==> flow/design.v <==
module APB_master(input Transfer,               
                  input Wr_Rd,                  
                  input [4:0] Address,          
                  input [31:0] write_data,      
                  output reg [31:0] read_data,  
                  input PCLK,                   
                  input PRESETn,                
                  input PREADY,                 
                  input [31:0] PRDATA,          
                  input PSLVERR,                
                  output [4:0] PADDR,           
                  output PSELx,                 
                  output PENABLE,               
                  output PWRITE,                
                  output [31:0] PWDATA);        
    parameter IDLE = 2'b00, SETUP = 2'b01, ACCESS = 2'b10;
    (* fsm_encoding = "none" *) reg [1:0] ps;
    reg [1:0] ns;
    reg [4:0]  paddr_q;
    reg        pwrite_q;
    reg [31:0] pwdata_q;
    wire setup_open = PRESETn && Transfer && (ps == SETUP);
    always @(posedge PCLK) begin
        if (!PRESETn)
            ps <= IDLE;
        else
            ps <= ns;
    end
    always @(*) begin
        if (!PRESETn  || !Transfer)
            ns = IDLE;
        else
        begin
            case (ps)
                IDLE:    ns = SETUP;
                SETUP:   ns = PSLVERR ? IDLE : ACCESS;
                ACCESS:  ns = PSLVERR ? IDLE : (PREADY ? SETUP : ACCESS);
                default: ns = IDLE;
            endcase
        end
    end
    assign PSELx   = (ps == SETUP) || (ps == ACCESS);
    assign PENABLE = (ps == ACCESS);
    always @(posedge PCLK) begin
        if (setup_open) begin
            paddr_q  <= Address;
            pwrite_q <= Wr_Rd;
            if (Wr_Rd)
                pwdata_q <= write_data;
        end
    end
    assign PADDR  = setup_open ? Address : paddr_q;
    assign PWRITE = setup_open ? Wr_Rd   : pwrite_q;
    assign PWDATA = (setup_open && Wr_Rd) ? write_data : pwdata_q;
    always @(posedge PCLK) begin
        if (PRESETn && PSELx && PENABLE && PREADY && !PSLVERR && !PWRITE)
            read_data <= PRDATA;
    end
endmodule
module APB_slave(input PCLK,                
                 input PRESETn,             
                 input [4:0] PADDR,         
                 input PSELx,               
                 input PENABLE,             
                 input PWRITE,              
                 input [31:0]PWDATA,        
                 output PREADY,             
                 output [31:0] PRDATA,      
                 output PSLVERR);           
    reg [31:0] mem [0:31];  
    assign PREADY  = PRESETn && PSELx && PENABLE;
    assign PSLVERR = 1'b0;
    always @(posedge PCLK) begin
        if (PRESETn && PSELx && PENABLE && PWRITE)
            mem[PADDR] <= PWDATA;
    end
    assign PRDATA = mem[PADDR];
endmodule
module APB_top(input PCLK,
               input PRESETn,
               input Transfer,
               input Wr_Rd,
               input [4:0] Address,
               input [31:0] write_data,
               output [31:0] read_data);
    wire [4:0] PADDR;
    wire [31:0] PWDATA,PRDATA;
    wire PSELx,PENABLE,PWRITE,PREADY,PSLVERR;
    APB_master Design_master(Transfer,Wr_Rd,Address,write_data,read_data,PCLK,PRESETn,PREADY,PRDATA,PSLVERR,PADDR,PSELx,PENABLE,PWRITE,PWDATA);
    APB_slave Design_slave(PCLK,PRESETn,PADDR,PSELx,PENABLE,PWRITE,PWDATA,PREADY,PRDATA,PSLVERR);
endmodule
==> flow/run.sh <==
#!/bin/bash
# the make line also repeats each setting of config.mk as NAME=value (left out here)
make -C /OpenROAD-flow-scripts/flow DESIGN_CONFIG=/design/flow/config.mk WORK_HOME=/design/flow/orfs CLKGATE_MAP_FILE= finish
==> flow/config.mk <==
export PLATFORM = sky130hd
export DESIGN_NAME = APB_top
export DESIGN_NICKNAME = APB_top
export VERILOG_FILES = /design/flow/design.v
export SDC_FILE = /design/flow/constraint.sdc
export NUM_CORES = 4
export LEC_CHECK = 0
export CAP_MARGIN = 20
export CORE_MARGIN = 2
export CORE_UTILIZATION = 72
export CTS_CLUSTER_SIZE = 36
export PLACE_DENSITY = 0.65
export SETUP_SLACK_MARGIN = 0.2
export SLEW_MARGIN = 20
==> flow/constraint.sdc <==
create_clock -name core_clock -period 2.59 [get_ports {PCLK}]
set_input_delay 0.5180 -clock core_clock [delete_from_list [all_inputs] [get_ports {PCLK}]]
set_output_delay 0.5180 -clock core_clock [all_outputs]
set_load 0.01 [all_outputs]
==> changes_impl.md, run 1 <==
### Implementation results

* Sequential-to-total area share from yosys stat at 78.82%
* Num rows at 88
* Top pwr grp: sequential cells
* Hold path startpoint: PRESETn
* Tool warnings at 34
* Worst slew pin tran at 0.6899 ns
* Clock power frac at 35.7%
* Top comb family, area: multiplexers
* Post-synth EDFFs at 1088
* M1 wire length at 43790 um
* Hold endpoint: Design_master.ps[0]
* Area share, top type at 78.44%
* Synthesis area per yosys at 0.04165 mm^2
* Ys async rst share at 0%
* Final WL at 167200 um
* Power Density at 861.2 mW/mm^2
* Final Skew at 0.04236 ns
* Antenna viol nets, final at 0
* Crit path launch type: register
* Top delay family on crit path: multiplexers
* Cells along the critical path: nand4b_4 -> mux2i_4 -> buf_12 -> buf_16 -> buf_16 -> buf_12 -> buf_12 -> mux4_2 -> a22oi_1 -> nand4_1
* NumNets Final at 2840
* RSZ-0062 raised after global routing: true
* Largest net degree at the start of global routing at 41
* Seq pwr at 19.5 mW
* Top sig layer: met5
* Vias in the first global route at 28.77k
* First-pass GRT wire length at 207300 um
* Worst reg2reg path endpoint: Design_master.read_data[7]
* Setup Crit Path Kind: register to register
* CTS Buf Count at 102
* Clock slew at reported path FFs at 0.08 ns
* Most common cell in the synthesized netlist: edfxtp_1
* Die area at 0.05979 mm^2
* DR iter-0 viols at 6843
* HPWL after DPL at 65480 um
* Synth Flop Type: edfxtp_1
* Slowest cell on crit path: mux4_2
* Distinct lib cells at 24
* And+or+nand+nor area frac at 5.822%
* Routed met3 length at 31060 um
* Setup violations, final at 711
* H-tree Lvls at 3
* Chip height at 244.5 um
* Final period util at 121.8%
* Total gr overflow at 0
* Vias at 29.89k
* Tmin final at 3.154 ns
* Met2 wire len at 72020 um
* FF-to-FF path depth at 10
* Vias/cell at 8.181
* Combinational power at 9.90 mW
* Hold depth at 4
* Util after Layout at 92.22%
* Routability congestion estimate at 0.8437
* Worst-path fanout max at 5
* Worst path buffer plus inverter count at 5
* Clk. pwr at 16.3 mW
* Mean post-synth cell area at 17.82 um^2
* Normalized max-slew margin at 54.00%
* HP Class: input pin to register
* Setup crit end: Design_master.read_data[7]
* Worst skew pair latency at 0.72 ns
* Synth Instances at 2338
* CTS tree: yes
* MUX area fraction at 8.732%
* Port Buffers at 72
* GRT Util Overall at 50.79%
* Largest cells by area after synthesis: edfxtp_1 78%, mux4_2 7.6%, nand2_1 3.2%, a21oi_1 2.9%, a22oi_1 2.1%
* Worst EP required at 2.90 ns
* Area fraction in compound gates at 4.998%
* FMAX at 0.3170 GHz
* Root buffer cell: clkbuf_16
* Status: finished with violations
* IO Count at 73
* Sinks on Clock Net at 1096
* Max VDD drop at 975.4 uV
* Die Wd at 244.5 um
* Sw frac at 29.71%
* Syn nets at 2379
* Flop2flop setup slack at -0.56 ns
* Setup crit start: Design_master.ps[1]
* TritonRoute pass-1 iters at 11
* # DRC at 0
* Layout area overhead at 27.25%
* Layout check failures: setup timing
* Reg power frac at 42.6%
* Initial Util at 72.47%
* Max Cap Viol at 0
* WP data arrival at 3.46 ns
* Leakage power at 17.69 nW
* RR Startpoint: Design_master.ps[1]
* Crit. End Element: register
* Crit path top cell by count: buf_12
* Avg WL per Cell at 45.77 um
* Yosys top cell by area: edfxtp_1
* Sw Pwr at 13.56 mW
* Gate power share at 21.7%
* # Cells Yosys at 2338
* Adder share at 0%
* Final number of hold-violating endpoints at 0
* Placeable Area at 0.05748 mm^2
* Internal Power at 32.08 mW
* Synth cell count leaders: 1088 x edfxtp_1, 356 x nand2_1, 241 x a21oi_1
* Clk buf depth at 3
* Critical path depth at 10
* Synth Area in XOR/XNOR at 0%
* YS warnings at 2
* Post-route setup slack at -0.5643 ns
* Mapped cell area at 0.04165 mm^2
* Tot Pwr at 45.65 mW
* Delay of the slowest critical-path stage at 0.50 ns
* Initial antenna violation count at 5
* Max Transition Viols Final at 0
* Yosys reg bits at 1096
## cell type report
type | instances | area [um^2]
Timing Repair Buffer | 491 | 6845
Sequential cell | 1096 | 32840
Clock buffer | 126 | 2749
Tap cell | 765 | 957.2
Clock inverter | 64 | 556.8
Fill cell | 1486 | 4471
Antenna cell | 3 | 7.507
Inverter | 6 | 40.04
Multi-Input combinational cell | 1102 | 9012
## metrics by stage
stage | hold WS (ns) | setup TNS (ns) | cell area (um^2) | worst slack, ns | cells
after floorplan | 0.4466 | -431.24 | 41870 | -0.5875 | 2338
after global placement | 0.4925 | -490.91 | 46850 | -0.6131 | 3323
after global routing | 0.3599 | -38.26 | 53000 | -0.4597 | 3650
after CTS | 0.4156 | -0.4819 | 51990 | -0.06287 | 3592
after detailed placement | 0.5045 | -541.70 | 46850 | -0.6711 | 3323
final | 0.3530 | -51.52 | 53000 | -0.5643 | 3653
## what timing repair did
| item | CTS | global route |
|---|---|---|
| cloned | 22 | 10 |
| pin swaps | 43 | 65 |
| hold buffers | 0 | 0 |
| resized | 151 | 73 |
| setup buffers | 57 | 48 |
| endpoints found under the setup margin | 1043 | 1040 |
## layer usage
layer / global-route usage (%) / up-vias
met4: 36.12 / 2
met1: 62.72 / 13870
met2: 77.31 / 4256
met5: 0 / -
met3: 16.04 / 1554
li1: - / 10200
==> inputs of run 2 (changes only) <==
CTS_CLUSTER_SIZE = 37   (was 36)
PLACE_DENSITY = unset   (was 0.65)
PLACE_DENSITY_LB_ADDON = 0.04   (was unset)
SETUP_SLACK_MARGIN = 0.65   (was 0.2)
clock period = 2.19 ns   (was 2.59 ns; I/O delays follow)
==> run 2 against run 1 <==
The layout still fails its checks (setup timing). Register-to-register slack worse by 0.38 ns. Clock skew is 0.0013 ns higher. Count of clock-buffer cells in the layout is 6 lower. Synthesized cell count unchanged. Cell count down 0.36%. Sequential share of layout area is 0.24 points higher. Largest cell class unchanged.
==> changes_impl.md, run 2 <==
### Implementation results

* Status: finished with violations (unchanged)
* Layout check failures: setup timing (unchanged)
* Initial Util at 72.47% (unchanged)
* Setup crit start: Design_master.ps[1] (unchanged)
* Antenna viol nets, final at 0 (unchanged)
* Cells along the critical path: nand4b_4 -> buf_4 -> buf_6 -> mux2i_4 -> buf_4 -> nand3_2 -> buf_4 -> a21oi_1 -> a22oi_1 -> nand4_1 (was nand4b_4 -> mux2i_4 -> buf_12 -> buf_16 -> buf_16 -> buf_12 -> buf_12 -> mux4_2 -> a22oi_1 -> nand4_1)
* Max Cap Viol at 0 (unchanged)
* Num rows at 88 (unchanged)
* Root buffer cell: clkbuf_16 (unchanged)
* Avg WL per Cell at 46.93 um (was 45.77 um)
* Top pwr grp: sequential cells (unchanged)
* Crit path top cell by count: buf_4 (was buf_12)
* IO Count at 73 (unchanged)
* Port Buffers at 72 (unchanged)
* Setup violations, final at 1419 (was 711)
* Placed Instances at 3327 (was 3323)
* Die area at 0.05979 mm^2 (unchanged)
* Seq pwr at 23.0 mW (was 19.5 mW)
* Die Wd at 244.5 um (unchanged)
* Final Skew at 0.04370 ns (was 0.04236 ns)
* Worst reg2reg path endpoint: Design_master.read_data[29] (was Design_master.read_data[7])
* HPWL after DPL at 64720 um (was 65480 um)
* Hold_buf cts at 0 (unchanged)
* Most common cell in the synthesized netlist: edfxtp_1 (unchanged)
* Sequential-to-total area share from yosys stat at 78.82% (unchanged)
* Initial antenna violation count at 7 (was 5)
* Worst slew pin tran at 0.8549 ns (was 0.6899 ns)
* GRT Util Overall at 52.50% (was 50.79%)
* And+or+nand+nor area frac at 5.822% (unchanged)
* Vias/cell at 8.302 (was 8.181)
* Placed inst area at 0.04676 mm^2 (was 0.04685 mm^2)
* CTS tree: yes (unchanged)
* Crit path launch type: register (unchanged)
* Chip height at 244.5 um (unchanged)
* Clk. pwr at 19.7 mW (was 16.3 mW)
* FMAX at 0.3192 GHz (was 0.3170 GHz)
* Flop2flop setup slack at -0.94 ns (was -0.56 ns)
* Combinational power at 11.6 mW (was 9.90 mW)
* Layout area overhead at 26.75% (was 27.25%)
* Hold slack final at 0.3139 ns (was 0.3530 ns)
* Crit. End Element: register (unchanged)
* Power Density at 1029 mW/mm^2 (was 861.2 mW/mm^2)
* Worst skew pair latency at 0.72 ns (about the same)
* Worst-path fanout max at 10 (was 5)
* # Cells Yosys at 2338 (unchanged)
* Gate power share at 21.3% (was 21.7%)
* Mapped cell area at 0.04165 mm^2 (unchanged)
* TritonRoute pass-1 iters at 7 (was 11)
* Largest cells by area after synthesis: edfxtp_1 78%, mux4_2 7.6%, nand2_1 3.2%, a21oi_1 2.9%, a22oi_1 2.1% (unchanged)
* Synth cell count leaders: 1088 x edfxtp_1, 356 x nand2_1, 241 x a21oi_1 (unchanged)
* Hold endpoint: Design_master.pwdata_q[13] (was Design_master.ps[0])
* FF-to-FF path depth at 10 (unchanged)
* Sw Pwr at 16.16 mW (was 13.56 mW)
* Post-route setup slack at -0.9425 ns (was -0.5643 ns)
* Sinks on Clock Net at 1096 (unchanged)
* Final WL at 170800 um (was 167200 um)
* Area fraction in compound gates at 4.998% (unchanged)
* Setup crit end: Design_master.read_data[29] (was Design_master.read_data[7])
* Logic area at 0.009097 mm^2 (was 0.009012 mm^2)
* Synthesis area per yosys at 0.04165 mm^2 (unchanged)
* Clock power frac at 36.2% (was 35.7%)
* Synth Instances at 2338 (unchanged)
* Routability congestion estimate at 0.8607 (was 0.8437)
* Vias at 30.22k (was 29.89k)
* Top comb family, area: multiplexers (unchanged)
* Reg power frac at 42.4% (was 42.6%)
* DR iter-0 viols at 7177 (was 6843)
* Clk buf depth at 3 (unchanged)
* Mean post-synth cell area at 17.82 um^2 (unchanged)
* Synth Flop Type: edfxtp_1 (unchanged)
* Post-synth EDFFs at 1088 (unchanged)
* Distinct lib cells at 24 (unchanged)
* Syn nets at 2379 (unchanged)
* Leakage power at 17.56 nW (was 17.69 nW)
* Slowest cell on crit path: a21oi_1 (was mux4_2)
* Total gr overflow at 0 (unchanged)
* MUX area fraction at 8.732% (unchanged)
* Total area of sequential cells at 0.03283 mm^2 (was 0.03284 mm^2)
* Setup Crit Path Kind: register to register (unchanged)
* Post-Layout Cell Count at 3640 (was 3653)
* Design Area, Final at 0.05279 mm^2 (was 0.05300 mm^2)
* Hold path startpoint: write_data[13] (was PRESETn)
* Final period util at 143.0% (was 121.8%)
* H-tree Lvls at 3 (unchanged)
* Worst EP required at 2.72 ns (was 2.90 ns)
* Top delay family on crit path: buffers and inverters (was multiplexers)
* Fillers at 1475 (was 1486)
* Delay of the slowest critical-path stage at 0.69 ns (was 0.50 ns)
* # DRC at 0 (unchanged)
* Critical path depth at 10 (unchanged)
* Worst path buffer plus inverter count at 4 (was 5)
* CTS Buf Count at 101 (was 102)
* Clock slew at reported path FFs at 0.07 ns (was 0.08 ns)
* Yosys reg bits at 1096 (unchanged)
* Synth Area in XOR/XNOR at 0% (unchanged)
* Area share, top type at 78.44% (unchanged)
* Largest net degree at the start of global routing at 52 (was 41)
* First-pass GRT wire length at 213900 um (was 207300 um)
* RSZ-0062 raised after global routing: true (unchanged)
* Max Transition Viols Final at 0 (unchanged)
* NumNets Final at 2818 (was 2840)
* WP data arrival at 3.66 ns (was 3.46 ns)
* Tool warnings at 31 (was 34)
* Sw frac at 29.77% (was 29.71%)
* Max VDD drop at 980.5 uV (was 975.4 uV)
* Yosys top cell by area: edfxtp_1 (unchanged)
* Pre-CTS WS at -0.9631 ns (was -0.6711 ns)
* Ys async rst share at 0% (unchanged)
* Normalized max-slew margin at 43.00% (was 54.00%)
* Tmin final at 3.133 ns (was 3.154 ns)
* HP Class: input pin to register (unchanged)
* RR Startpoint: Design_master.ps[1] (unchanged)
* Adder share at 0% (unchanged)
* Hold depth at 1 (was 4)
* Final number of hold-violating endpoints at 0 (unchanged)
* Vias in the first global route at 29.31k (was 28.77k)
* Internal Power at 38.14 mW (was 32.08 mW)
* YS warnings at 2 (unchanged)
* Setup TNS at -487.33 ns (was -51.52 ns)
* Placeable Area at 0.05748 mm^2 (unchanged)
run 2: area by class of cell:
cell class,instances,share of cell area [%]
timing repair buffer,467,12.21
timing repair inverter,1,0.01659
multi-input combinational,1104,17.23
sequential,1096,62.19
clock inverter,72,1.327
inverter,6,0.07821
tap,765,1.813
clock buffer,120,5.084
antenna,9,0.04266
run 2: routing by layer:
layer / routed length (um) / up-vias / part of all wire [%] / track usage, %
li1: - / 10160 / - / -
met5: 90 / - / 0.053 / 0
met3: 32940 / 1624 / 19 / 18.82
met4: 20240 / 8 / 12 / 37.80
met1: 44690 / 13970 / 26 / 64.42
met2: 72860 / 4461 / 43 / 78.42
run 2: through the flow:
stage,total power [mW],utilization (%)
final,54.30,91.86
after global routing,54.20,91.82
after CTS,51.04,91.07
after detailed placement,31.28,81.35
after global placement,31.03,81.35
after floorplan,28.17,-
run 2: timing repair:
item / in CTS / in global routing
endpoints found under the setup margin: 2148 / 2158
pin swaps: 71 / 25
setup buffers: 68 / 10
hold endpoints to repair: 0 / 0
gates resized: 171 / 36
gates cloned: 29 / 5
==> inputs of run 3 (changes only) <==
CAP_MARGIN = 30   (was 20)
CELL_PAD_IN_SITES_DETAIL_PLACEMENT = 1   (was unset)
CELL_PAD_IN_SITES_GLOBAL_PLACEMENT = 3   (was unset)
CORE_MARGIN = 7   (was 2)
CORE_UTILIZATION = 55   (was 72)
CTS_CLUSTER_SIZE = 73   (was 37)
GPL_ROUTABILITY_DRIVEN = 0   (was unset)
GPL_TIMING_DRIVEN = 1   (was unset)
HOLD_SLACK_MARGIN = 0.19   (was unset)
MAX_ROUTING_LAYER = met5   (was unset)
MIN_ROUTING_LAYER = met1   (was unset)
PLACE_DENSITY_LB_ADDON = 0.11   (was 0.04)
SETUP_SLACK_MARGIN = -0.04   (was 0.65)
SLEW_MARGIN = 40   (was 20)
TNS_END_PERCENT = 30   (was unset)
clock period = 2.84 ns   (was 2.19 ns; I/O delays follow)
==> run 3 against run 2 <==
Global-route usage down 21 points. Clock skew down 0.020 ns. Final area down 4.3%. Maximum frequency up 13%. Total power down 30%. Area after synthesis unchanged. Routed wire length down 23%. Non-clock buffer count down 118. Combinational power down 44%. Now clean on timing, DRC and antenna. Die size up 40%. Via count down 18%. Sequential share of layout area up 2.8 points.
==> changes_impl.md, run 3 <==
### Implementation results

* Status: finished clean (was finished with violations)
* WP data arrival at 3.18 ns (was 3.66 ns)
* DR iter-0 viols at 2841 (was 7177)
* Hold path startpoint: write_data[26] (was write_data[13])
* Total area of sequential cells at 0.03283 mm^2 (about the same)
* Tmin final at 2.782 ns (was 3.133 ns)
* Largest net degree at the start of global routing at 57 (was 52)
* Final period util at 97.96% (was 143.0%)
* Vias in the first global route at 25.58k (was 29.31k)
* Crit path top cell by count: buf_4 (unchanged)
* YS warnings at 2 (unchanged)
* Root buffer cell: clkbuf_16 (unchanged)
* Chip height at 289.2 um (was 244.5 um)
* Yosys reg bits at 1096 (unchanged)
* Logic area at 0.008461 mm^2 (was 0.009097 mm^2)
* GRT Util Overall at 31.51% (was 52.50%)
* CTS tree: yes (unchanged)
* Worst reg2reg path endpoint: Design_master.read_data[13] (was Design_master.read_data[29])
* Slowest cell on crit path: mux2_8 (was a21oi_1)
* Setup crit start: Design_master.ps[1] (unchanged)
* Placeable Area at 0.07470 mm^2 (was 0.05748 mm^2)
* Synth cell count leaders: 1088 x edfxtp_1, 356 x nand2_1, 241 x a21oi_1 (unchanged)
* Max VDD drop at 663.2 uV (was 980.5 uV)
* Final antenna diode count at 0 (was 9)
* Normalized max-slew margin at 57.32% (was 43.00%)
* Layout area overhead at 21.29% (was 26.75%)
* NumNets Final at 2707 (was 2818)
* Most common cell in the synthesized netlist: edfxtp_1 (unchanged)
* Cells along the critical path: nand4b_4 -> buf_4 -> mux2_8 -> buf_12 -> buf_4 -> mux4_2 -> a22oi_1 -> nand4_1 (was nand4b_4 -> buf_4 -> buf_6 -> mux2i_4 -> buf_4 -> nand3_2 -> buf_4 -> a21oi_1 -> a22oi_1 -> nand4_1)
* Tool warnings at 27 (was 31)
* FMAX at 0.3595 GHz (was 0.3192 GHz)
* Ys async rst share at 0% (unchanged)
* # DRC at 0 (unchanged)
* Sinks on Clock Net at 1096 (unchanged)
* Power Density at 756.2 mW/mm^2 (was 1029 mW/mm^2)
* Internal Power at 28.43 mW (was 38.14 mW)
* Util after Layout at 67.64% (was 91.86%)
* Sequential-to-total area share from yosys stat at 78.82% (unchanged)
* Vias/cell at 6.619 (was 8.302)
* Clk buf depth at 3 (unchanged)
* Final Skew at 0.02325 ns (was 0.04370 ns)
* Hold slack final at 0.4753 ns (was 0.3139 ns)
* Yosys top cell by area: edfxtp_1 (unchanged)
* Mapped cell area at 0.04165 mm^2 (unchanged)
* Post-synth EDFFs at 1088 (unchanged)
* Sw Pwr at 9.776 mW (was 16.16 mW)
* Crit. End Element: register (unchanged)
* CTS Buf Count at 111 (was 101)
* Top delay family on crit path: multiplexers (was buffers and inverters)
* Syn nets at 2379 (unchanged)
* Setup crit end: Design_master.read_data[13] (was Design_master.read_data[29])
* Hold depth at 1 (unchanged)
* Vias at 24.64k (was 30.22k)
* HPWL after DPL at 77450 um (was 64720 um)
* Crit path launch type: register (unchanged)
* Gate power share at 16.9% (was 21.3%)
* Hold endpoint: Design_master.pwdata_q[26] (was Design_master.pwdata_q[13])
* H-tree Lvls at 3 (unchanged)
* Synth Area in XOR/XNOR at 0% (unchanged)
* Hold_buf cts at 0 (unchanged)
* Critical path depth at 8 (was 10)
* Clock slew at reported path FFs at 0.06 ns (was 0.07 ns)
* Synthesis area per yosys at 0.04165 mm^2 (unchanged)
* Delay of the slowest critical-path stage at 0.45 ns (was 0.69 ns)
* Clock power frac at 36.6% (was 36.2%)
* Area fraction in compound gates at 4.998% (unchanged)
* Leakage power at 16.50 nW (was 17.56 nW)
* Initial antenna violation count at 1 (was 7)
* Clk. pwr at 14.0 mW (was 19.7 mW)
* Seq pwr at 17.8 mW (was 23.0 mW)
* Top pwr grp: sequential cells (unchanged)
* Max Transition Viols Final at 0 (unchanged)
* Worst-path fanout max at 34 (was 10)
* Flop2flop setup slack at 0.06 ns (was -0.94 ns)
* MUX area fraction at 8.732% (unchanged)
* Setup violations, final at 0 (was 1419)
* HP Class: input pin to register (unchanged)
* IO Count at 73 (unchanged)
* Reg power frac at 46.5% (was 42.4%)
* Final number of hold-violating endpoints at 0 (unchanged)
* FF-to-FF path depth at 8 (was 10)
* Distinct lib cells at 24 (unchanged)
* Worst slew pin tran at 0.6402 ns (was 0.8549 ns)
* Die area at 0.08363 mm^2 (was 0.05979 mm^2)
* Sw frac at 25.59% (was 29.77%)
* Num rows at 100 (was 88)
* Final WL at 131300 um (was 170800 um)
* Synth Flop Type: edfxtp_1 (unchanged)
* Initial Util at 55.76% (was 72.47%)
* Worst EP required at 3.24 ns (was 2.72 ns)
* Adder share at 0% (unchanged)
* Avg WL per Cell at 35.28 um (was 46.93 um)
* Largest cells by area after synthesis: edfxtp_1 78%, mux4_2 7.6%, nand2_1 3.2%, a21oi_1 2.9%, a22oi_1 2.1% (unchanged)
* Area share, top type at 78.44% (unchanged)
* And+or+nand+nor area frac at 5.822% (unchanged)
* Synth Instances at 2338 (unchanged)
* # Cells Yosys at 2338 (unchanged)
* TritonRoute pass-1 iters at 5 (was 7)
* Setup Crit Path Kind: register to register (unchanged)
* Die Wd at 289.2 um (was 244.5 um)
* Worst path buffer plus inverter count at 3 (was 4)
* Post-CTS setup buffer count at 0 (was 68)
* Combinational power at 6.46 mW (was 11.6 mW)
* Mean post-synth cell area at 17.82 um^2 (unchanged)
* RR Startpoint: Design_master.ps[1] (unchanged)
* Max Cap Viol at 0 (unchanged)
* Total gr overflow at 0 (unchanged)
* Fillers at 6143 (was 1475)
* Top comb family, area: multiplexers (unchanged)
* Port Buffers at 72 (unchanged)
* First-pass GRT wire length at 184700 um (was 213900 um)
* Worst skew pair latency at 0.68 ns (was 0.72 ns)
* Antenna viol nets, final at 0 (unchanged)
run 3: metrics by stage:
stage	std cells	setup slack, ns	TNS (ns)	total power, mW	area (um^2)
5_1_grt	3722	-0.02174	-0.04656	39.16	50520
3_3_place_gp	3522	-0.5086	-285.78	24.21	47110
2_1_floorplan	2338	-0.4051	-320.69	21.65	41820
3_5_place_dp	3522	-0.5869	-401.87	24.43	47110
4_1_cts	3722	0.02792	0	38.27	50520
6_report	3722	0.05801	0	38.20	50520
run 3: metal layers:
metal | vias to the layer above | track usage [%] | share of wire, %
met2 | 1417 | 51.99 | 49
met5 | - | 0 | 0
met4 | 0 | 11.63 | 3.9
met1 | 13020 | 41.94 | 37
li1 | 9930 | - | -
met3 | 272 | 6.367 | 9.5
run 3: cell type report:
cell class	count	area share (%)
flip-flops and latches	1096	64.99
multi-input cells	1102	16.75
repair buffers	349	9.059
clock buffers	138	5.783
well taps	969	2.400
clock inverters	62	0.9658
inverters	6	0.05944
run 3: repair_timing:
action                     4_1_cts  5_1_grt
setup endpoints to repair        0        2
hold endpoints to repair         0        0
resized                          0        1
==> inputs of run 4 (changes only) <==
ABC_AREA = 1   (was unset)
CAP_MARGIN = 20   (was 30)
CELL_PAD_IN_SITES_DETAIL_PLACEMENT = unset   (was 1)
CELL_PAD_IN_SITES_GLOBAL_PLACEMENT = unset   (was 3)
CORE_MARGIN = 2   (was 7)
CORE_UTILIZATION = 72   (was 55)
CTS_CLUSTER_DIAMETER = 94   (was unset)
CTS_CLUSTER_SIZE = unset   (was 73)
GPL_ROUTABILITY_DRIVEN = unset   (was 0)
GPL_TIMING_DRIVEN = unset   (was 1)
HOLD_SLACK_MARGIN = unset   (was 0.19)
MAX_ROUTING_LAYER = unset   (was met5)
MIN_ROUTING_LAYER = unset   (was met1)
PLACE_DENSITY_LB_ADDON = 0.01   (was 0.11)
SETUP_SLACK_MARGIN = 0.07   (was -0.04)
SLEW_MARGIN = 20   (was 40)
TNS_END_PERCENT = unset   (was 30)
clock period = 0.979 ns   (was 2.84 ns; I/O delays follow)
==> run 4 against run 3 <==
Now fails the layout checks on setup timing. Worst hold slack got worse by 0.38 ns. Critical path depth increased by 7. Routed wire length increased by 21%. Clock power increased to 3.0 times the previous value. Largest cell class unchanged. Largest power group unchanged.
==> changes_impl.md, run 4 <==
### Implementation results

* Clock power frac at 35.3% (was 36.6%)
* Met1 Use GR at 58.37% (was 41.94%)
* FF-to-FF path depth at 15 (was 8)
* Synth Flop Type: edfxtp_1 (unchanged)
* RSZ-0062 raised after global routing: true
* Max Transition Viols Final at 0 (unchanged)
* Leakage power at 23.03 nW (was 16.50 nW)
* Chip height at 255.9 um (was 289.2 um)
* Flop2flop setup slack at -1.54 ns (was 0.06 ns)
* Critical path depth at 15 (was 8)
* Setup Crit Path Kind: register to register (unchanged)
* HP Class: input pin to register (unchanged)
* CTS tree: yes (unchanged)
* Seq pwr at 51.4 mW (was 17.8 mW)
* Clk. pwr at 41.7 mW (was 14.0 mW)
* Setup crit start: Design_master.ps[1] (unchanged)
* Ys async rst share at 0% (unchanged)
* Sinks on Clock Net at 1096 (unchanged)
* Hold endpoint: Design_master.pwdata_q[13] (was Design_master.pwdata_q[26])
* # Cells Yosys at 4311 (was 2338)
* Layout area overhead at 22.94% (was 21.29%)
* Hold slack final at 0.09085 ns (was 0.4753 ns)
* Synth Area in XOR/XNOR at 0% (unchanged)
* Worst path buffer plus inverter count at 3 (unchanged)
* Mean post-synth cell area at 10.59 um^2 (was 17.82 um^2)
* Logic area at 0.01238 mm^2 (was 0.008461 mm^2)
* Met3 usage at 12.78% (was 6.367%)
* Avg WL per Cell at 28.74 um (was 35.28 um)
* Largest net degree at the start of global routing at 59 (was 57)
* Clk buf depth at 3 (unchanged)
* Max Cap Viol at 0 (unchanged)
* Yosys top cell by area: edfxtp_1 (unchanged)
* Clock slew at reported path FFs at 0.07 ns (was 0.06 ns)
* Delay of the slowest critical-path stage at 0.34 ns (was 0.45 ns)
* Tmin final at 2.517 ns (was 2.782 ns)
* NumNets Final at 4646 (was 2707)
* Hold depth at 1 (unchanged)
* Die Wd at 255.9 um (was 289.2 um)
* GRT Util Overall at 46.21% (was 31.51%)
* Reg power frac at 43.5% (was 46.5%)
* Top pwr grp: sequential cells (unchanged)
* Adder share at 0% (unchanged)
* Sequential-to-total area share from yosys stat at 71.88% (was 78.82%)
* Antenna viol nets, final at 0 (unchanged)
* Worst-path fanout max at 10 (was 34)
* IO Count at 73 (unchanged)
* GRT busiest layer: met2 (unchanged)
* Top delay family on crit path: simple AND/OR/NAND/NOR gates (was multiplexers)
* Sw Pwr at 34.88 mW (was 9.776 mW)
* Port Buffers at 72 (unchanged)
* Cells along the critical path: nor2_4 -> nand2_4 -> buf_12 -> nand2_8 -> nand2_8 -> buf_12 -> buf_4 -> nand2_1 -> nand2_1 -> nand2_1 -> nand2_1 -> nand2_1 -> nand2_1 -> nor2_1 -> nand2_1 (was nand4b_4 -> buf_4 -> mux2_8 -> buf_12 -> buf_4 -> mux4_2 -> a22oi_1 -> nand4_1)
* Root buffer cell: clkbuf_16 (unchanged)
* DR iter-0 viols at 6821 (was 2841)
* RR Startpoint: Design_master.ps[1] (unchanged)
* Area share, top type at 71.53% (was 78.44%)
* Hold path startpoint: write_data[13] (was write_data[26])
* Tot Pwr at 118.1 mW (was 38.20 mW)
* Final Skew at 0.03958 ns (was 0.02325 ns)
* Worst skew pair latency at 0.70 ns (was 0.68 ns)
* Vias in the first global route at 36.26k (was 25.58k)
* Synth cell count leaders: 2446 x nand2_1, 1088 x edfxtp_1, 387 x nand3_1 (was 1088 x edfxtp_1, 356 x nand2_1, 241 x a21oi_1)
* Yosys reg bits at 1096 (unchanged)
* Synth Instances at 4311 (was 2338)
* Most common cell in the synthesized netlist: nand2_1 (was edfxtp_1)
* Crit. End Element: register (unchanged)
* Vias at 37.28k (was 24.64k)
* Max VDD drop at 1795 uV (was 663.2 uV)
* Hold_buf cts at 0 (unchanged)
* Combinational power at 24.9 mW (was 6.46 mW)
* Num rows at 92 (was 100)
* Worst reg2reg path endpoint: Design_master.read_data[20] (was Design_master.read_data[13])
* Top comb family, area: simple AND/OR/NAND/NOR gates (was multiplexers)
* Placed inst area at 0.05125 mm^2 (was 0.04711 mm^2)
* Power Density at 2103 mW/mm^2 (was 756.2 mW/mm^2)
* Total area of sequential cells at 0.03283 mm^2 (unchanged)
* Slowest cell on crit path: dfxtp_1 (was mux2_8)
* Area fraction in compound gates at 0.06027% (was 4.998%)
* Post-synth EDFFs at 1088 (unchanged)
* HPWL after DPL at 79710 um (was 77450 um)
* Final number of hold-violating endpoints at 0 (unchanged)
* Mapped cell area at 0.04567 mm^2 (was 0.04165 mm^2)
* Worst slew pin tran at 0.6758 ns (was 0.6402 ns)
* Setup violations, final at 2182 (was 0)
* Final WL at 159200 um (was 131300 um)
* Design Area, Final at 0.05615 mm^2 (was 0.05052 mm^2)
* # DRC at 0 (unchanged)
* WP data arrival at 2.91 ns (was 3.18 ns)
* Placeable Area at 0.06285 mm^2 (was 0.07470 mm^2)
* Fillers at 2498 (was 6143)
* Total gr overflow at 0 (unchanged)
* TritonRoute pass-1 iters at 10 (was 5)
* H-tree Lvls at 3 (unchanged)
* Setup crit end: Design_master.read_data[20] (was Design_master.read_data[13])
* Distinct lib cells at 20 (was 24)
* First-pass GRT wire length at 220800 um (was 184700 um)
* CTS Buf Count at 105 (was 111)
* Die area at 0.06547 mm^2 (was 0.08363 mm^2)
* Normalized max-slew margin at 54.94% (was 57.32%)
* FMAX at 0.3974 GHz (was 0.3595 GHz)
* YS warnings at 2 (unchanged)
* Crit path top cell by count: nand2_1 (was buf_4)
* Synthesis area per yosys at 0.04567 mm^2 (was 0.04165 mm^2)
* Crit path launch type: register (unchanged)
* Tool warnings at 30 (was 27)
* Met2 usage at 70.92% (was 51.99%)
* Gate power share at 21.1% (was 16.9%)
* Vias/cell at 6.731 (was 6.619)
* Routability congestion estimate at 0.9175
* Final period util at 257.1% (was 97.96%)
* Syn nets at 4352 (was 2379)
* And+or+nand+nor area frac at 25.42% (was 5.822%)
* Internal Power at 83.23 mW (was 28.43 mW)
* MUX area fraction at 0% (was 8.732%)
* Initial antenna violation count at 4 (was 1)
* Initial Util at 72.67% (was 55.76%)
* Status: finished with violations (was finished clean)
* Largest cells by area after synthesis: edfxtp_1 72%, nand2_1 20%, nand3_1 4.2%, buf_2 1.8%, nor2_1 0.83% (was edfxtp_1 78%, mux4_2 7.6%, nand2_1 3.2%, a21oi_1 2.9%, a22oi_1 2.1%)
* Worst EP required at 1.38 ns (was 3.24 ns)
* Post-route setup slack at -1.538 ns (was 0.05801 ns)
* Layout check failures: setup timing
* Sw frac at 29.53% (was 25.59%)
-- run 4: what timing repair did --
action | 4_1_cts | 5_1_grt
endpoints found under the setup margin | 2182 | 2182
pin swaps | 22 | 17
buffers inserted | 20 | 3
gates resized | 93 | 53
cloned | 19 | 9
-- run 4: layout make-up --
class / instances / area share, %
inverter: 23 / 0.2072
multi-input combinational: 2955 / 22.05
sequential: 1096 / 58.47
clock buffer: 132 / 4.953
tap: 846 / 1.885
clock inverter: 59 / 1.099
timing repair buffer: 424 / 11.32
antenna: 3 / 0.01337
-- run 4: stage by stage --
stage,utilization [%],cells,worst slack (ns),TNS [ns]
detailed placement,81.54,5293,-1.752,-3020.39
finish,89.34,5538,-1.538,-2441.98
global route,89.33,5535,-1.573,-2540.39
floorplan,-,4311,-1.349,-2418.25
CTS,88.64,5523,-1.291,-2311.80
global placement,81.54,5293,-1.720,-2909.81
-- run 4: per-layer routing --
metal  wire [um]  vias up
li1            -    14930
met1       47030    17060
met2       70550     4072
met3       27090     1205
met4       14430        6
met5          50        -
==> inputs of run 5 (changes only) <==
ABC_AREA = unset   (was 1)
CAP_MARGIN = 30   (was 20)
CELL_PAD_IN_SITES_DETAIL_PLACEMENT = 1   (was unset)
CELL_PAD_IN_SITES_GLOBAL_PLACEMENT = 3   (was unset)
CORE_MARGIN = 6   (was 2)
CORE_UTILIZATION = 55   (was 72)
CTS_CLUSTER_DIAMETER = unset   (was 94)
CTS_CLUSTER_SIZE = 37   (was unset)
GPL_ROUTABILITY_DRIVEN = 0   (was unset)
GPL_TIMING_DRIVEN = 0   (was unset)
HOLD_SLACK_MARGIN = 0.22   (was unset)
MAX_ROUTING_LAYER = met4   (was unset)
MIN_ROUTING_LAYER = met1   (was unset)
PLACE_DENSITY_LB_ADDON = 0.23   (was 0.01)
SETUP_SLACK_MARGIN = unset   (was 0.07)
SLEW_MARGIN = 40   (was 20)
TNS_END_PERCENT = 30   (was unset)
clock period = 3.01 ns   (was 0.979 ns; I/O delays follow)
==> run 5 against run 4 <==
The layout still fails its checks (setup timing). Sequential cell count is the same. Via count is 31% lower. Final area fell by 11%. Cell count shrank 32%. Worst hold slack gained 0.18 ns. Worst setup slack better by 1.4 ns. First-iteration DRC count fell by 49%. Critical path depth is 7 lower. Synthesized cell count shrank 46%. Combinational power decreased by 74%. Area after synthesis down 8.8%. Global-route usage fell by 11 points. Largest power group unchanged.
==> changes_impl.md, run 5 <==
### Implementation results

* Post-synth EDFFs at 1088 (unchanged)
* Setup violations, final at 101 (was 2182)
* Area fraction in compound gates at 4.998% (was 0.06027%)
* Mean post-synth cell area at 17.82 um^2 (was 10.59 um^2)
* Leakage power at 16.46 nW (was 23.03 nW)
* Die area at 0.08248 mm^2 (was 0.06547 mm^2)
* YS warnings at 2 (unchanged)
* Hold depth at 3 (was 1)
* Area share, top type at 78.44% (was 71.53%)
* Initial antenna violation count at 1 (was 4)
* Setup Crit Path Kind: register to register (unchanged)
* Cells along the critical path: nand4b_4 -> buf_12 -> mux2i_4 -> nand3_2 -> clkbuf_2 -> nor2_4 -> buf_16 -> buf_16 (was nor2_4 -> nand2_4 -> buf_12 -> nand2_8 -> nand2_8 -> buf_12 -> buf_4 -> nand2_1 -> nand2_1 -> nand2_1 -> nand2_1 -> nand2_1 -> nand2_1 -> nor2_1 -> nand2_1)
* Final WL at 142900 um (was 159200 um)
* Worst skew pair latency at 0.69 ns (was 0.70 ns)
* Mapped cell area at 0.04165 mm^2 (was 0.04567 mm^2)
* Top comb family, area: multiplexers (was simple AND/OR/NAND/NOR gates)
* Final Skew at 0.02502 ns (was 0.03958 ns)
* Avg WL per Cell at 38.20 um (was 28.74 um)
* Syn nets at 2379 (was 4352)
* Placeable Area at 0.07470 mm^2 (was 0.06285 mm^2)
* Seq pwr at 16.7 mW (was 51.4 mW)
* Sinks on Clock Net at 1096 (unchanged)
* Max VDD drop at 518.1 uV (was 1795 uV)
* Clock power frac at 36.6% (was 35.3%)
* Power Density at 730.2 mW/mm^2 (was 2103 mW/mm^2)
* DR iter-0 viols at 3470 (was 6821)
* FMAX at 0.3228 GHz (was 0.3974 GHz)
* CTS tree: yes (unchanged)
* TritonRoute pass-1 iters at 5 (was 10)
* Hold endpoint: Design_master.ps[0] (was Design_master.pwdata_q[13])
* Total area of sequential cells at 0.03283 mm^2 (about the same)
* IO Count at 73 (unchanged)
* Largest net degree at the start of global routing at 33 (was 59)
* Chip height at 287.2 um (was 255.9 um)
* First-pass GRT wire length at 199300 um (was 220800 um)
* Combinational power at 6.50 mW (was 24.9 mW)
* Worst slew pin tran at 0.9124 ns (was 0.6758 ns)
* RSZ-0062 raised after global routing: true (unchanged)
* Layout check failures: setup timing (unchanged)
* Root buffer cell: clkbuf_16 (unchanged)
* Distinct lib cells at 24 (was 20)
* Worst reg2reg path endpoint: Design_slave.mem[18][16] (was Design_master.read_data[20])
* Yosys top cell by area: edfxtp_1 (unchanged)
* Die Wd at 287.2 um (was 255.9 um)
* Max Transition Viols Final at 0 (unchanged)
* WP data arrival at 3.47 ns (was 2.91 ns)
* # Cells Yosys at 2338 (was 4311)
* Total gr overflow at 0 (unchanged)
* Final number of hold-violating endpoints at 0 (unchanged)
* And+or+nand+nor area frac at 5.822% (was 25.42%)
* NumNets Final at 2725 (was 4646)
* Fillers at 6188 (was 2498)
* Adder share at 0% (unchanged)
* Largest cells by area after synthesis: edfxtp_1 78%, mux4_2 7.6%, nand2_1 3.2%, a21oi_1 2.9%, a22oi_1 2.1% (was edfxtp_1 72%, nand2_1 20%, nand3_1 4.2%, buf_2 1.8%, nor2_1 0.83%)
* Initial Util at 55.76% (was 72.67%)
* Delay of the slowest critical-path stage at 0.50 ns (was 0.34 ns)
* Gate power share at 17.7% (was 21.1%)
* Tool warnings at 29 (was 30)
* Layout area overhead at 20.60% (was 22.94%)
* Worst-path fanout max at 13 (was 10)
* HP Class: input pin to register (unchanged)
* Clk. pwr at 13.4 mW (was 41.7 mW)
* HPWL after DPL at 89090 um (was 79710 um)
* Worst EP required at 3.38 ns (was 1.38 ns)
* Synthesis area per yosys at 0.04165 mm^2 (was 0.04567 mm^2)
* Clock slew at reported path FFs at 0.06 ns (was 0.07 ns)
* Normalized max-slew margin at 38.84% (was 54.94%)
* Port Buffers at 72 (unchanged)
* GRT Util Overall at 35.37% (was 46.21%)
* Synth Instances at 2338 (was 4311)
* Placed Instances at 3459 (was 5293)
* Max Cap Viol at 0 (unchanged)
* Top delay family on crit path: buffers and inverters (was simple AND/OR/NAND/NOR gates)
* Slowest cell on crit path: nand3_2 (was dfxtp_1)
* Ys async rst share at 0% (unchanged)
* Sequential-to-total area share from yosys stat at 78.82% (was 71.88%)
* MUX area fraction at 8.732% (was 0%)
* # DRC at 0 (unchanged)
* Sw Pwr at 10.33 mW (was 34.88 mW)
* Pre-CTS WS at -2.081 ns (was -1.752 ns)
* Status: finished with violations (unchanged)
* Sw frac at 28.18% (was 29.53%)
* Vias in the first global route at 26.82k (was 36.26k)
* Logic area at 0.008567 mm^2 (was 0.01238 mm^2)
* Hold path startpoint: Transfer (was write_data[13])
* Internal Power at 26.34 mW (was 83.23 mW)
* CTS Buf Count at 109 (was 105)
* Final period util at 102.9% (was 257.1%)
* RR Startpoint: Design_master.ps[1] (unchanged)
* Vias/cell at 6.840 (was 6.731)
* Top pwr grp: sequential cells (unchanged)
* Setup crit end: Design_slave.mem[18][16] (was Design_master.read_data[20])
* FF-to-FF path depth at 8 (was 15)
* Crit path top cell by count: buf_16 (was nand2_1)
* Critical path depth at 8 (was 15)
* Synth Area in XOR/XNOR at 0% (unchanged)
* Post-route setup slack at -0.08821 ns (was -1.538 ns)
* Flop2flop setup slack at -0.09 ns (was -1.54 ns)
* Num rows at 100 (was 92)
* Reg power frac at 45.7% (was 43.5%)
* Crit. End Element: register (unchanged)
* Setup TNS at -3.484 ns (was -2441.98 ns)
* Antenna viol nets, final at 0 (unchanged)
* Tmin final at 3.098 ns (was 2.517 ns)
* Most common cell in the synthesized netlist: edfxtp_1 (was nand2_1)
* Setup crit start: Design_master.ps[1] (unchanged)
* H-tree Lvls at 3 (unchanged)
* Synth Flop Type: edfxtp_1 (unchanged)
* Vias at 25.59k (was 37.28k)
* Synth cell count leaders: 1088 x edfxtp_1, 356 x nand2_1, 241 x a21oi_1 (was 2446 x nand2_1, 1088 x edfxtp_1, 387 x nand3_1)
* Clk buf depth at 3 (unchanged)
* Post-Layout Cell Count at 3741 (was 5538)
* Yosys reg bits at 1096 (unchanged)
* Crit path launch type: register (unchanged)
* Worst path buffer plus inverter count at 4 (was 3)
## run 5: timing repair
action / 4_1_cts / 5_1_grt
setup endpoints to repair: 1093 / 1315
hold buffers: 0 / 0
pin swaps: 31 / 3
buffers inserted: 75 / 7
gates cloned: 0 / 2
gates resized: 98 / 26
## run 5: metal layers
layer | wire [um] | GRT usage [%] | up-vias
met1 | 51300 | 44.96 | 13390
li1 | - | - | 9957
met3 | 14120 | 6.773 | 439
met2 | 68740 | 55.40 | 1798
met5 | 0 | - | -
met4 | 8748 | 17.76 | 0
## run 5: final cells by class
cell class	instances	share of cell area [%]
Sequential cell	1096	65.36
Multi-Input combinational cell	1102	17.05
Timing Repair Buffer	236	6.528
Clock buffer	140	5.831
Tap cell	969	2.414
Buffer	133	1.791
Clock inverter	56	0.9490
Inverter	6	0.05480
Antenna cell	3	0.01494
## run 5: metrics by stage
stage               util, %  hold WS [ns]  power [mW]  instance area, um^2
finish                67.25        0.2750       36.68                50230
global route          67.25        0.2949       37.38                50230
CTS                   67.02        0.4832       36.24                50060
detailed placement    61.04        0.4741       22.95                45590
global placement      58.46        0.4470       22.67                43670
floorplan                 -        0.4357       20.41                41730
==> inputs of run 6 (changes only) <==
CAP_MARGIN = 20   (was 30)
CELL_PAD_IN_SITES_DETAIL_PLACEMENT = unset   (was 1)
CELL_PAD_IN_SITES_GLOBAL_PLACEMENT = unset   (was 3)
CORE_MARGIN = 2   (was 6)
CORE_UTILIZATION = 66   (was 55)
CTS_CLUSTER_SIZE = unset   (was 37)
GPL_ROUTABILITY_DRIVEN = unset   (was 0)
GPL_TIMING_DRIVEN = unset   (was 0)
HOLD_SLACK_MARGIN = unset   (was 0.22)
MAX_ROUTING_LAYER = unset   (was met4)
MIN_ROUTING_LAYER = unset   (was met1)
PLACE_DENSITY_LB_ADDON = unset   (was 0.23)
SLEW_MARGIN = 20   (was 40)
TNS_END_PERCENT = unset   (was 30)
clock period = 2.77 ns   (was 3.01 ns; I/O delays follow)
==> run 6 against run 5 <==
The run now finishes clean. Via count down 7.2%. Sequential share of layout area about the same. Total power up 5.1%. Register-to-register slack better by 0.19 ns. Critical path depth up 2. Combinational power down 4.0%. Final area about the same. Routed wire length down 23%. Global-route usage down 0.43 points. Sequential power up 9%. Largest power group unchanged.
==> changes_impl.md, run 6 <==
### Implementation results

* Status: finished clean (was finished with violations)
* Area fraction in compound gates at 4.998% (unchanged)
* Hold endpoint: Design_master.pwdata_q[2] (was Design_master.ps[0])
* Vias in the first global route at 23.54k (was 26.82k)
* Leakage power at 16.44 nW (was 16.46 nW)
* IO Count at 73 (unchanged)
* DR iter-0 viols at 3283 (was 3470)
* MUX area fraction at 8.732% (unchanged)
* WP data arrival at 3.18 ns (was 3.47 ns)
* Clk buf depth at 3 (unchanged)
* Largest cells by area after synthesis: edfxtp_1 78%, mux4_2 7.6%, nand2_1 3.2%, a21oi_1 2.9%, a22oi_1 2.1% (unchanged)
* Seq pwr at 18.2 mW (was 16.7 mW)
* H-tree Lvls at 3 (unchanged)
* Yosys top cell by area: edfxtp_1 (unchanged)
* Post-synth EDFFs at 1088 (unchanged)
* Top pwr grp: sequential cells (unchanged)
* Yosys reg bits at 1096 (unchanged)
* Final period util at 96.42% (was 102.9%)
* Top comb family, area: multiplexers (unchanged)
* Root buffer cell: clkbuf_16 (unchanged)
* Die area at 0.06513 mm^2 (was 0.08248 mm^2)
* Syn nets at 2379 (unchanged)
* # Cells Yosys at 2338 (unchanged)
* Tmin final at 2.671 ns (was 3.098 ns)
* Synth cell count leaders: 1088 x edfxtp_1, 356 x nand2_1, 241 x a21oi_1 (unchanged)
* Hold slack final at 0.4701 ns (was 0.2750 ns)
* FMAX at 0.3744 GHz (was 0.3228 GHz)
* Distinct lib cells at 24 (unchanged)
* Port Buffers at 72 (unchanged)
* Area share, top type at 78.44% (unchanged)
* TritonRoute pass-1 iters at 6 (was 5)
* HP Class: input pin to register (unchanged)
* Setup TNS at 0 ns (was -3.484 ns)
* CTS tree: yes (unchanged)
* Crit. End Element: register (unchanged)
* Vias at 23.76k (was 25.59k)
* FF-to-FF path depth at 10 (was 8)
* Sw frac at 24.49% (was 28.18%)
* Worst path buffer plus inverter count at 5 (was 4)
* Fillers at 3214 (was 6188)
* Normalized max-slew margin at 62.41% (was 38.84%)
* NumNets Final at 2695 (was 2725)
* Initial Util at 66.39% (was 55.76%)
* Sinks on Clock Net at 1096 (unchanged)
* Layout area overhead at 20.60% (about the same)
* Synthesis area per yosys at 0.04165 mm^2 (unchanged)
* Delay of the slowest critical-path stage at 0.45 ns (was 0.50 ns)
* Max Cap Viol at 0 (unchanged)
* Vias/cell at 6.621 (was 6.840)
* Final number of hold-violating endpoints at 0 (unchanged)
* Tool warnings at 30 (was 29)
* Antenna viol nets, final at 0 (unchanged)
* Synth Flop Type: edfxtp_1 (unchanged)
* Chip height at 255.2 um (was 287.2 um)
* Final antenna diode count at 0 (was 3)
* Worst slew pin tran at 0.5638 ns (was 0.9124 ns)
* Tot Pwr at 38.56 mW (was 36.68 mW)
* Mapped cell area at 0.04165 mm^2 (unchanged)
* Worst EP required at 3.28 ns (was 3.38 ns)
* Setup crit end: Design_master.read_data[4] (was Design_slave.mem[18][16])
* CTS Buf Count at 104 (was 109)
* # DRC at 0 (unchanged)
* Setup violations, final at 0 (was 101)
* Largest net degree at the start of global routing at 41 (was 33)
* Clk. pwr at 14.1 mW (was 13.4 mW)
* Reg power frac at 47.2% (was 45.7%)
* Crit path launch type: register (unchanged)
* Routability congestion estimate at 0.8509
* Util after Layout at 80.07% (was 67.25%)
* RR Startpoint: Design_master.ps[0] (was Design_master.ps[1])
* YS warnings at 2 (unchanged)
* Total gr overflow at 0 (unchanged)
* Clock slew at reported path FFs at 0.06 ns (about the same)
* Gate power share at 16.2% (was 17.7%)
* Max Transition Viols Final at 0 (unchanged)
* Worst skew pair latency at 0.67 ns (was 0.69 ns)
* Initial antenna violation count at 0 (was 1)
* Power Density at 767.6 mW/mm^2 (was 730.2 mW/mm^2)
* Cells along the critical path: nand4b_4 -> buf_4 -> buf_4 -> mux2i_4 -> inv_2 -> buf_4 -> nor3_2 -> buf_12 -> a22oi_1 -> nand4_1 (was nand4b_4 -> buf_12 -> mux2i_4 -> nand3_2 -> clkbuf_2 -> nor2_4 -> buf_16 -> buf_16)
* Crit path top cell by count: buf_4 (was buf_16)
* HPWL after DPL at 64530 um (was 89090 um)
* Worst reg2reg path endpoint: Design_master.read_data[4] (was Design_slave.mem[18][16])
* First-pass GRT wire length at 158800 um (was 199300 um)
* Most common cell in the synthesized netlist: edfxtp_1 (unchanged)
* Synth Instances at 2338 (unchanged)
* Clock power frac at 36.6% (about the same)
* Combinational power at 6.24 mW (was 6.50 mW)
* Num rows at 92 (was 100)
* Max VDD drop at 734.1 uV (was 518.1 uV)
* Hold depth at 1 (was 3)
* Top delay family on crit path: buffers and inverters (unchanged)
* Synth Area in XOR/XNOR at 0% (unchanged)
* Hold path startpoint: write_data[2] (was Transfer)
* Mean post-synth cell area at 17.82 um^2 (unchanged)
* Placeable Area at 0.06274 mm^2 (was 0.07470 mm^2)
* Flop2flop setup slack at 0.1 ns (was -0.09 ns)
* And+or+nand+nor area frac at 5.822% (unchanged)
* Ys async rst share at 0% (unchanged)
* Setup crit start: Design_master.ps[0] (was Design_master.ps[1])
* Final WL at 110400 um (was 142900 um)
* Sw Pwr at 9.443 mW (was 10.33 mW)
* GRT Util Overall at 34.94% (was 35.37%)
* Internal Power at 29.12 mW (was 26.34 mW)
* Critical path depth at 10 (was 8)
* Final Skew at 0.02159 ns (was 0.02502 ns)
* Adder share at 0% (unchanged)
* Sequential-to-total area share from yosys stat at 78.82% (unchanged)
* Slowest cell on crit path: dfxtp_1 (was nand3_2)
* Setup Crit Path Kind: register to register (unchanged)
* Die Wd at 255.2 um (was 287.2 um)
* Avg WL per Cell at 30.78 um (was 38.20 um)
* Worst-path fanout max at 20 (was 13)
## run 6: layout make-up
cell class	count	area (um^2)	area share [%]
tap	846	1059	2.107
timing repair buffer	344	4452	8.862
clock inverter	63	651.9	1.298
multi-input combinational	1102	8462	16.85
inverter	6	30.03	0.05978
clock buffer	131	2746	5.467
sequential	1096	32830	65.36
## run 6: stage by stage
stage | instance area [um^2] | instances | worst slack [ns]
6_report | 50230 | 3588 | 0.09929
5_1_grt | 50230 | 3588 | -0.0005702
4_1_cts | 50210 | 3586 | 0.1110
3_5_place_dp | 46810 | 3392 | -0.5043
3_3_place_gp | 46810 | 3392 | -0.4867
2_1_floorplan | 41820 | 2338 | -0.4611
## run 6: timing repair
item,CTS,global route
setup buffers,0,2
gates resized,0,1
hold buffers,0,0
setup endpoints to repair,0,5
## run 6: layer usage
metal	track usage (%)	vias up	part of all wire, %
li1	-	9900	-
met1	50.88	12100	37
met2	54.58	1518	48
met3	6.478	239	11
met4	12.03	0	3.3
met5	0	-	0
==> inputs of run 7 (changes only) <==
CORE_UTILIZATION = 72   (was 66)
CTS_CLUSTER_SIZE = 41   (was unset)
clock period = 2.25 ns   (was 2.77 ns; I/O delays follow)
==> run 7 against run 6 <==
The flow now stops in global routing. Die size down 8.2%. Area after synthesis unchanged. Synthesized cell count is the same.
==> changes_impl.md, run 7 <==
### Metrics

* Synth Area in XOR/XNOR at 0% (unchanged)
* Syn nets at 2379 (unchanged)
* Placeable Area at 0.05748 mm^2 (was 0.06274 mm^2)
* Chip height at 244.5 um (was 255.2 um)
* Synth cell count leaders: 1088 x edfxtp_1, 356 x nand2_1, 241 x a21oi_1 (unchanged)
* IO Count at 73 (unchanged)
* Mapped cell area at 0.04165 mm^2 (unchanged)
* Ys async rst share at 0% (unchanged)
* # Cells Yosys at 2338 (unchanged)
* Synthesis area per yosys at 0.04165 mm^2 (unchanged)
* Synth Instances at 2338 (unchanged)
* Clk buf depth at 3 (unchanged)
* Stopped at: global routing
* Num rows at 88 (was 92)
* Die area at 0.05979 mm^2 (was 0.06513 mm^2)
* Area share, top type at 78.44% (unchanged)
* Post-synth EDFFs at 1088 (unchanged)
* Synth Flop Type: edfxtp_1 (unchanged)
* Mean post-synth cell area at 17.82 um^2 (unchanged)
* Distinct lib cells at 24 (unchanged)
* MUX area fraction at 8.732% (unchanged)
* Yosys reg bits at 1096 (unchanged)
* CTS Buf Count at 102 (was 104)
* And+or+nand+nor area frac at 5.822% (unchanged)
* Port Buffers at 72 (unchanged)
* Largest cells by area after synthesis: edfxtp_1 78%, mux4_2 7.6%, nand2_1 3.2%, a21oi_1 2.9%, a22oi_1 2.1% (unchanged)
* Adder share at 0% (unchanged)
* H-tree Lvls at 3 (unchanged)
* Sinks on Clock Net at 1096 (unchanged)
* Area fraction in compound gates at 4.998% (unchanged)
* Most common cell in the synthesized netlist: edfxtp_1 (unchanged)
* Placed Instances at 3317 (was 3392)
* Halt Reason: [ERROR DPL-0033] detailed placement checks failed during check placement.
* Status: did not finish (was finished clean)
* Routability congestion estimate at 0.8540 (was 0.8509)
* Pre-CTS WS at -1.043 ns (was -0.5043 ns)
* Yosys top cell by area: edfxtp_1 (unchanged)
* Sequential-to-total area share from yosys stat at 78.82% (unchanged)
* Initial Util at 72.47% (was 66.39%)
* Die Wd at 244.5 um (was 255.2 um)
* HPWL after DPL at 65690 um (was 64530 um)
* Root buffer cell: clkbuf_16 (unchanged)
* Top comb family, area: multiplexers (unchanged)
* YS warnings at 2 (unchanged)
[run 7: per-stage QoR]
step	power (mW)	cell area, um^2	utilization (%)
floorplan	27.37	41870	-
detailed placement	30.33	46690	81.23
CTS	48.49	51830	90.19
global placement	30.09	46690	81.23
[run 7: repair_timing]
action                      CTS
gates cloned                 21
pin swaps                    43
setup endpoints to repair  1045
buffers inserted             56
gates resized               170
hold buffers                  0
==> inputs of run 8 (changes only) <==
CORE_UTILIZATION = 70   (was 72)
CTS_CLUSTER_SIZE = 36   (was 41)
SETUP_SLACK_MARGIN = -0.22   (was unset)
clock period = 2.19 ns   (was 2.25 ns; I/O delays follow)
==> run 8 against run 7 <==
Now fails the layout checks on setup timing. Area after synthesis unchanged. Die size up 2.8%. Synthesized cell count stayed put.
==> changes_impl.md, run 8 <==
### Implementation results

* Most common cell in the synthesized netlist: edfxtp_1 (unchanged)
* Final Skew at 0.03072 ns
* Setup violations, final at 1056
* Post-route setup slack at -0.4373 ns
* RR Startpoint: Design_master.ps[1]
* Max Cap Viol at 0
* Top delay family on crit path: multiplexers
* Root buffer cell: clkbuf_16 (unchanged)
* Clock power frac at 34.7%
* Area share, top type at 78.44% (unchanged)
* Adder share at 0% (unchanged)
* Worst reg2reg path endpoint: Design_master.read_data[4]
* Sw frac at 25.97%
* Ys async rst share at 0% (unchanged)
* Setup Crit Path Kind: register to register
* TritonRoute pass-1 iters at 5
* Power Density at 965.2 mW/mm^2
* Die area at 0.06147 mm^2 (was 0.05979 mm^2)
* MUX area fraction at 8.732% (unchanged)
* Post-Layout Cell Count at 3586
* RSZ-0062 raised after global routing: true
* NumNets Final at 2770
* Util after Layout at 87.71%
* H-tree Lvls at 3 (unchanged)
* CTS tree: yes
* Final period util at 120.0%
* And+or+nand+nor area frac at 5.822% (unchanged)
* Delay of the slowest critical-path stage at 0.53 ns
* Gate power share at 19.1%
* Syn nets at 2379 (unchanged)
* Die Wd at 247.9 um (was 244.5 um)
* Tmin final at 2.627 ns
* Slowest cell on crit path: mux4_2
* Synthesis area per yosys at 0.04165 mm^2 (unchanged)
* Clock slew at reported path FFs at 0.06 ns
* YS warnings at 2 (unchanged)
* Worst slew pin tran at 0.7138 ns
* Routability congestion estimate at 0.8466 (was 0.8540)
* Cells along the critical path: nand4b_4 -> mux2i_4 -> buf_4 -> buf_12 -> buf_16 -> buf_4 -> mux4_2 -> a22oi_2 -> nand4_1
* Worst path buffer plus inverter count at 4
* Yosys reg bits at 1096 (unchanged)
* Top pwr grp: sequential cells
* Area fraction in compound gates at 4.998% (unchanged)
* Normalized max-slew margin at 52.15%
* Clk. pwr at 17.3 mW
* Placed Instances at 3327 (was 3317)
* DR iter-0 viols at 3857
* FF-to-FF path depth at 9
* Largest net degree at the start of global routing at 60
* Placeable Area at 0.05891 mm^2 (was 0.05748 mm^2)
* Post-synth EDFFs at 1088 (unchanged)
* Antenna viol nets, final at 0
* Hold depth at 1
* Hold endpoint: Design_master.pwdata_q[28]
* Reg power frac at 46.2%
* Hold_buf cts at 0 (unchanged)
* Design Area, Final at 0.05167 mm^2
* Setup crit start: Design_master.ps[1]
* Internal Power at 36.92 mW
* First-pass GRT wire length at 169200 um
* Final WL at 121800 um
* Max Transition Viols Final at 0
* Total gr overflow at 0
* Layout check failures: setup timing
* Distinct lib cells at 24 (unchanged)
* Synth Area in XOR/XNOR at 0% (unchanged)
* HP Class: input pin to register
* Vias/cell at 7.073
* Worst EP required at 2.58 ns
* Hold path startpoint: write_data[28]
* Synth Flop Type: edfxtp_1 (unchanged)
* Tool warnings at 32
* Mapped cell area at 0.04165 mm^2 (unchanged)
* Yosys top cell by area: edfxtp_1 (unchanged)
* Top comb family, area: multiplexers (unchanged)
* Setup crit end: Design_master.read_data[4]
* HPWL after DPL at 63300 um (was 65690 um)
* IO Count at 73 (unchanged)
* Worst-path fanout max at 8
* Tot Pwr at 49.87 mW
* FMAX at 0.3806 GHz
* Seq pwr at 23.0 mW
* Sw Pwr at 12.95 mW
* Initial Util at 70.71% (was 72.47%)
* Crit path launch type: register
* Vias in the first global route at 25.20k
* Leakage power at 17.05 nW
* # DRC at 0
* Port Buffers at 72 (unchanged)
* # Cells Yosys at 2338 (unchanged)
* Vias at 25.36k
* Final number of hold-violating endpoints at 0
* Initial antenna violation count at 2
* Layout area overhead at 24.05%
* GRT Util Overall at 39.74%
* Placed inst area at 0.04689 mm^2 (was 0.04669 mm^2)
* WP data arrival at 3.02 ns
* CTS Buf Count at 104 (was 102)
* Status: finished with violations (was did not finish)
* Sequential-to-total area share from yosys stat at 78.82% (unchanged)
* Clk buf depth at 3 (unchanged)
* Critical path depth at 9
* Max VDD drop at 1111 uV
* Largest cells by area after synthesis: edfxtp_1 78%, mux4_2 7.6%, nand2_1 3.2%, a21oi_1 2.9%, a22oi_1 2.1% (unchanged)
* Crit. End Element: register
* Sinks on Clock Net at 1096 (unchanged)
* Worst skew pair latency at 0.69 ns
* Combinational power at 9.53 mW
* Chip height at 247.9 um (was 244.5 um)
* Crit path top cell by count: buf_4
* Mean post-synth cell area at 17.82 um^2 (unchanged)
* Num rows at 89 (was 88)
* Synth Instances at 2338 (unchanged)
* Synth cell count leaders: 1088 x edfxtp_1, 356 x nand2_1, 241 x a21oi_1 (unchanged)
* Flop2flop setup slack at -0.44 ns
* Avg WL per Cell at 33.97 um
run 8: area by class of cell:
cell class              count  area (um^2)
clock buffers             132         2750
multi-input cells        1104         8864
inverters                   6        51.30
repair buffers            416         5719
well taps                 773        967.2
repair inverters            1        16.27
clock inverters            56        461.7
flip-flops and latches   1096        32830
fillers                  2190         7239
diodes                      2        5.005
run 8: metrics by stage:
step           setup TNS [ns]  setup WS, ns  hold slack [ns]
6_report              -213.52       -0.4373           0.3332
2_1_floorplan         -767.39       -0.9075           0.4466
5_1_grt               -258.59       -0.4901           0.3336
3_3_place_gp         -1175.23       -0.9882           0.5076
4_1_cts               -199.46       -0.3344           0.3221
3_5_place_dp         -1235.81       -0.9992           0.5199
run 8: metal layers:
layer  routed length [um]  up-vias  global-route usage, %
met5                    6        -                      0
met4                 7385        2                  20.08
met3                15770      475                  9.288
met2                58750     2113                  62.85
met1                39890    12710                  52.80
li1                     -    10060                      -
run 8: what timing repair did:
action                     in CTS  in global routing
resized                        85                 47
buffers inserted               34                 22
pin swaps                      21                 14
gates cloned                   14                  7
setup endpoints to repair     380                969
Power and IR drop assume default switching activity.
